== run A ==
## top
module top(
    input logic     clk, 
    input logic     SW, 
    input logic     BOOT, 
    input logic [63:0] seed,
    output logic    _48b, 
    output logic    _45a
);
Size in the first run: ~3300 cells after synthesis.
==> flow/config.mk <==
export PLATFORM = sky130hd
export DESIGN_NAME = top
export DESIGN_NICKNAME = top
export VERILOG_FILES = /design/flow/design.v
export SDC_FILE = /design/flow/constraint.sdc
export NUM_CORES = 4
export LEC_CHECK = 0
export CAP_MARGIN = 20
export CORE_MARGIN = 2
export CORE_UTILIZATION = 72
export PLACE_DENSITY = 0.65
export SETUP_SLACK_MARGIN = -0.29
export SLEW_MARGIN = 5
export TNS_END_PERCENT = 5
==> flow/constraint.sdc <==
create_clock -name core_clock -period 4.02 [get_ports {clk}]
set_input_delay 0.8040 -clock core_clock [delete_from_list [all_inputs] [get_ports {clk}]]
set_output_delay 0.8040 -clock core_clock [all_outputs]
set_load 0.01 [all_outputs]
run.sh (not shown) runs the stock make flow with config.mk's settings and CLKGATE_MAP_FILE=.
No crash in run A: every stage finished, but the layout fails its final checks due to setup timing.
The following lists how run B was set up differently from run A:
Settings: swapping 5 for 20 in SLEW_MARGIN; swapping 4.02 for 4.25 in the clock period (ns, I/O delays scaled along).
Results
Final checks on run B, whose flow otherwise completed, came back failing, citing setup timing.
Changes observed in run B relative to run A: relative slew slack +2.1 points, worst setup slack +390 ps, final non-filler cell total -4.9%.
Delta (run B minus run A): via count went down by about 10%; routed length per instance fell 15%; number of vias per cell after detailed routing decreased by about 6% relative to the old numbers.
> inputs changed (run B -> run C)
Settings: removing PLACE_DENSITY (formerly 0.65); setting CTS_CLUSTER_SIZE to 98 for the first time; setting CTS_CLUSTER_DIAMETER to 393 for the first time; changing SETUP_SLACK_MARGIN from -0.29 to 0.54; changing CAP_MARGIN from 20 to 40; setting ABC_AREA to 1 for the first time; changing the clock period (ns, I/O delays scaled along) from 4.25 to 4.98.
Notes after the runs:
- Looking at the reports, run C completed the entire flow and the layout it produced met the timing, DRC and antenna checks.
- Critical path depth: run C vs run B up 35%
- After detailed routing, run B needs less wire than run C.
- Summary — sum of negative setup slack, run C relative to run B: higher, by 2870 ps.
- [compare] base=run B new=run C: met2 demand-to-capacity share in global routing went down 4.1 points; hold slack ~0 delta.

---

build 82:
The RTL this note starts from:
==> flow/design.v <==
module values (
    input logic       clk,
    input logic       rst_n,       
    input logic       newframe,   
    input logic [5:0] pixel,       
    input logic [63:0] seed,       
    output logic [7:0] read_data,
    output logic [63:0] debug_grid  
);
    logic [63:0] current_state;
    logic [63:0] next_state;
    logic [31:0] frame_counter;    
    logic update_frame;            
    always_ff @(posedge clk) begin
        if (!rst_n) begin
            current_state <= seed;   
        end else if (newframe) begin
            current_state <= next_state;
        end
    end
    assign debug_grid = current_state;
always_comb begin 
    integer x_offset, y_offset;
    logic [5:0] neighbor_count[64];
    next_state = 64'b0;
    if (newframe) begin
        int neighbor_counter;
        logic [2:0] row;
        logic [2:0] col;
        logic is_alive;
        logic becomes_alive;
        for (int i = 0; i < 64; i++) begin
            neighbor_counter = 0;
            row = i / 8;  
            col = i % 8;   
            for (x_offset = -1; x_offset <= 1; x_offset = x_offset + 1) begin
                for (y_offset = -1; y_offset <= 1; y_offset = y_offset + 1) begin
                    if (!(x_offset == 0 && y_offset == 0)) begin
                        logic [5:0] neighbor_index;
                        logic [2:0] new_row, new_col;
                        if ((row + x_offset >= 0) && (row + x_offset < 8) &&
                            (col + y_offset >= 0) && (col + y_offset < 8)) begin
                            new_row = row + x_offset;
                            new_col = col + y_offset;
                            neighbor_index = new_row * 8 + new_col;
                            if (current_state[neighbor_index]) begin
                                neighbor_counter = neighbor_counter + 1;
                            end
                        end
                        else begin
                            neighbor_index =0;
                            new_row = 0;
                            new_col = 0;
                        end
                    end
                end
            end
            is_alive = current_state[i];
            becomes_alive = (is_alive && (neighbor_counter == 2 || neighbor_counter == 3)) ||
                (!is_alive && (neighbor_counter == 3));
            next_state[i] = becomes_alive;
        end
    end
    else begin
        next_state = current_state;  
        x_offset = 0;
        y_offset = 0;
    end
end
always_comb begin
    if (current_state[pixel]) begin
        read_data = 8'hFF;  
    end else begin
        read_data = 8'h00;  
    end
end
endmodule
module ws2812b(
    input logic clk, 
    input logic rst_n,
    input logic serial_in, 
    input logic transmit, 
    output logic ws2812b_out, 
    output logic shift
);
    localparam IDLE = 1'b0;  
    localparam TRANSMITTING = 1'b1;
    localparam T0_CYCLE_COUNT = 4'd5;
    localparam T1_CYCLE_COUNT = 4'd10;
    localparam MAX_CYCLE_COUNT = 4'd15;
    logic state;
    logic [3:0] cycle_count;
    logic bit_being_sent;
    always_ff @(posedge clk) begin
        if (!rst_n) begin
            state <= IDLE;
            cycle_count <= 4'd0;
            bit_being_sent <= 1'b0;
        end else
        unique case (state)
            IDLE:
                if (transmit == 1'b1) begin
                    state <= TRANSMITTING;  
                    cycle_count <= 4'd0;  
                    bit_being_sent <= serial_in;
                end
            TRANSMITTING:  
                if (transmit == 1'b0) begin
                    state <= IDLE;  
                end
                else if (cycle_count == MAX_CYCLE_COUNT - 1) begin  
                    cycle_count <= 4'd0;
                    bit_being_sent <= serial_in;
                end
                else begin
                    cycle_count <= cycle_count + 1;
                end
        endcase
    end
    always_comb begin
        if (state == TRANSMITTING)
            if (bit_being_sent == 1'b0)  
                ws2812b_out = (cycle_count < T0_CYCLE_COUNT);  
            else
                ws2812b_out = (cycle_count < T1_CYCLE_COUNT);  
        else
            ws2812b_out = 1'b0;  
    end
    assign shift = (state == TRANSMITTING) && (cycle_count == 4'd0);  
endmodule
module controller (
    input logic clk, 
    input logic rst_n,
    output logic load_sreg, 
    output logic transmit_pixel, 
    output logic [5:0] pixel, 
    output logic newframe
);
    localparam TRANSMIT_FRAME       = 1'b0;
    localparam IDLE                 = 1'b1;
    localparam [2:0] READ_CH_VALS   = 3'b001;
    localparam [2:0] LOAD_SREG      = 3'b010;
    localparam [2:0] TRANSMIT_PIXEL = 3'b100;
    localparam [8:0] TRANSMIT_CYCLES    = 9'd360;        
    localparam [19:0] IDLE_CYCLES       = 20'd3600;      
    logic state;
    logic next_state;
    logic [2:0] transmit_phase;
    logic [2:0] next_transmit_phase;
    logic [5:0] pixel_counter;
    logic [5:0] frame_counter;  
    logic [8:0] transmit_counter;
    logic [19:0] idle_counter;
    logic transmit_pixel_done;
    logic idle_done;
    assign transmit_pixel_done = (transmit_counter == TRANSMIT_CYCLES - 1);
    assign idle_done = (idle_counter == IDLE_CYCLES - 1);
    always_ff @(posedge clk) begin
        if (!rst_n) begin
            state <= TRANSMIT_FRAME;
            transmit_phase <= READ_CH_VALS;
        end else begin
            state <= next_state;
            transmit_phase <= next_transmit_phase;
        end
    end
    always_comb begin
        next_state = 1'bx;
        unique case (state)
            TRANSMIT_FRAME:
                if ((pixel_counter == 6'd0) && (transmit_pixel_done))
                    next_state = IDLE;
                else
                    next_state = TRANSMIT_FRAME;
            IDLE:
                if (idle_done)
                    next_state = TRANSMIT_FRAME;
                else
                    next_state = IDLE;
        endcase
    end
    always_comb begin
        next_transmit_phase = READ_CH_VALS;
        if (state == TRANSMIT_FRAME) begin
            case (transmit_phase)
                READ_CH_VALS:
                    next_transmit_phase = LOAD_SREG;
                LOAD_SREG:
                    next_transmit_phase = TRANSMIT_PIXEL;
                TRANSMIT_PIXEL:
                    next_transmit_phase = transmit_pixel_done ? READ_CH_VALS : TRANSMIT_PIXEL;
            endcase
        end
    end
    always_ff @(posedge clk) begin
        if (!rst_n) begin
            pixel_counter <= 6'd63;
        end else if ((state == TRANSMIT_FRAME) && transmit_pixel_done) begin
            pixel_counter <= pixel_counter - 1;
        end
    end
    always_ff @(posedge clk) begin
        if (!rst_n) begin
            newframe <= 1'b0;
            frame_counter <= 6'd0;
        end else if (idle_done) begin
            if (frame_counter == 6'd1) begin
                newframe <= 1'b1;
                frame_counter <= 6'd0;
            end else begin
                newframe <= 1'b0;
                frame_counter <= frame_counter + 6'd1;
            end
        end else begin
            newframe <= 1'b0;
        end
    end
    always_ff @(posedge clk) begin
        if (!rst_n) begin
            transmit_counter <= 9'd0;
        end else if (transmit_phase == TRANSMIT_PIXEL) begin
            transmit_counter <= transmit_counter + 1;
        end
        else begin
            transmit_counter <= 9'd0;
        end
    end
    always_ff @(posedge clk) begin
        if (!rst_n) begin
            idle_counter <= 20'd0;
        end else if (state == IDLE) begin
            idle_counter <= idle_counter + 1;
        end
        else begin
            idle_counter <= 20'd0;
        end
    end
    assign pixel = pixel_counter;
    assign load_sreg = (transmit_phase == LOAD_SREG);
    assign transmit_pixel = (transmit_phase == TRANSMIT_PIXEL);
endmodule
module top(
    input logic     clk, 
    input logic     SW, 
    input logic     BOOT, 
    input logic [63:0] seed,
    output logic    _48b, 
    output logic    _45a
);
    logic [7:0] read_data;
    logic [5:0] pixel;
    logic newframe; 
    logic [23:0] shift_reg;  
    logic load_sreg;
    logic transmit_pixel;
    logic shift; 
    logic ws2812b_out;
    logic [63:0] pixel_control;
    logic [63:0] next_pixel_control;  
    logic [5:0] pixel_index;  
    logic [1:0] flipper;  
    values u1 (
        .clk         (clk), 
        .rst_n       (SW),  
        .newframe    (newframe), 
        .pixel        (pixel),
        .seed        (seed),
        .read_data     (read_data),
        .debug_grid  ()
    );
    ws2812b u4 (  
        .clk            (clk), 
        .rst_n          (SW),
        .serial_in      (shift_reg[23]),  
        .transmit       (transmit_pixel),  
        .ws2812b_out    (ws2812b_out), 
        .shift          (shift)
    );
    controller u5 (
        .clk            (clk), 
        .rst_n          (SW),
        .load_sreg      (load_sreg), 
        .transmit_pixel (transmit_pixel), 
        .pixel          (pixel),  
        .newframe          (newframe)  
    );
    always_ff @(posedge clk) begin
        if (!SW) begin
            flipper = 2'b00;
            shift_reg <= 24'd0;
        end else begin
        if(newframe) begin
            flipper = flipper + 1;
            if (flipper == 2'b11) begin
                flipper = 2'b00;
            end
        end
        if (load_sreg) begin  
            unique case (flipper)
                2'b00:
                    shift_reg <= { read_data, 16'd0 };
                2'b01:
                    shift_reg <= { 8'd0, read_data, 8'd0 };
                2'b10:
                    shift_reg <= { 16'd0, read_data };
                2'b11:  
                    shift_reg <= { 16'd0, read_data };
            endcase
        end
        else if (shift) begin
            shift_reg <= { shift_reg[22:0], 1'b0 }; 
        end
        end
    end
    assign _48b = ws2812b_out;  
    assign _45a = ~ws2812b_out;  
endmodule
Settings: LEC_CHECK=0, CAP_MARGIN=20, CELL_PAD_IN_SITES_DETAIL_PLACEMENT=0, CELL_PAD_IN_SITES_GLOBAL_PLACEMENT=1, CORE_ASPECT_RATIO=0.5, CORE_MARGIN=2, CORE_UTILIZATION=60, CTS_CLUSTER_DIAMETER=205, CTS_CLUSTER_SIZE=96, GPL_ROUTABILITY_DRIVEN=0, GPL_TIMING_DRIVEN=1, HOLD_SLACK_MARGIN=0.3, MIN_ROUTING_LAYER=met1, PLACE_DENSITY=0.83, SLEW_MARGIN=0, TNS_END_PERCENT=20; clock period 6.04 ns.
### build 82 -> build 37
Settings: CORE_ASPECT_RATIO: 0.5 -> 1.56; SETUP_SLACK_MARGIN: unset -> 0.98; CORE_UTILIZATION: 60 -> 55; TNS_END_PERCENT: 20 -> unset; CELL_PAD_IN_SITES_GLOBAL_PLACEMENT: 1 -> unset; GPL_ROUTABILITY_DRIVEN: 0 -> unset; CTS_CLUSTER_DIAMETER: 205 -> unset; PLACE_DENSITY: 0.83 -> unset; CTS_CLUSTER_SIZE: 96 -> 29; HOLD_SLACK_MARGIN: 0.3 -> unset; the clock period (ns, I/O delays scaled along): 6.04 -> 5.24.
[summary]
Build 37 | stages: all done | timing, DRC, antenna: all pass
Build 37: final-layout non-clock buffer area share is 9.4 points higher than what build 82 reported.
Critical path depth for build 37 is lower than for build 82.
Build 37 gives more first-pass GRT wire length than build 82 did.
Going from build 82 to build 37, the post-cts resize count was found to have gone up by 337.
[compare] base=build 82 new=build 37: wire length reported by the detailed router grew by 26%, post-route worst setup slack shrank by 0.14 ns.
> inputs changed (build 37 -> build 72)
Settings: changing SLEW_MARGIN from 0 to 20; removing CTS_CLUSTER_SIZE (formerly 29); removing GPL_TIMING_DRIVEN (formerly 1); removing CORE_ASPECT_RATIO (formerly 1.56); removing SETUP_SLACK_MARGIN (formerly 0.98); changing CORE_UTILIZATION from 55 to 40; removing MIN_ROUTING_LAYER (formerly met1); removing CELL_PAD_IN_SITES_DETAIL_PLACEMENT (formerly 0); changing the clock period (ns, I/O delays scaled along) from 5.24 to 5.96.
==> comparison <==
Build 37 finished all stages; the layout is clean.
Build 72 did not stop at any stage, and its layout met the timing, DRC and antenna checks.
Measured against each other, build 72 and build 37 differ in via-per-instance ratio, the lower figure coming from build 72.
Build 37 vs build 72, endpoint of the most critical setup path: u1.current_state[43]$_DFFE_PP_ vs u1.current_state[19]$_DFFE_PP_
The final reports for build 72 and build 37 show cell count lower in the former.
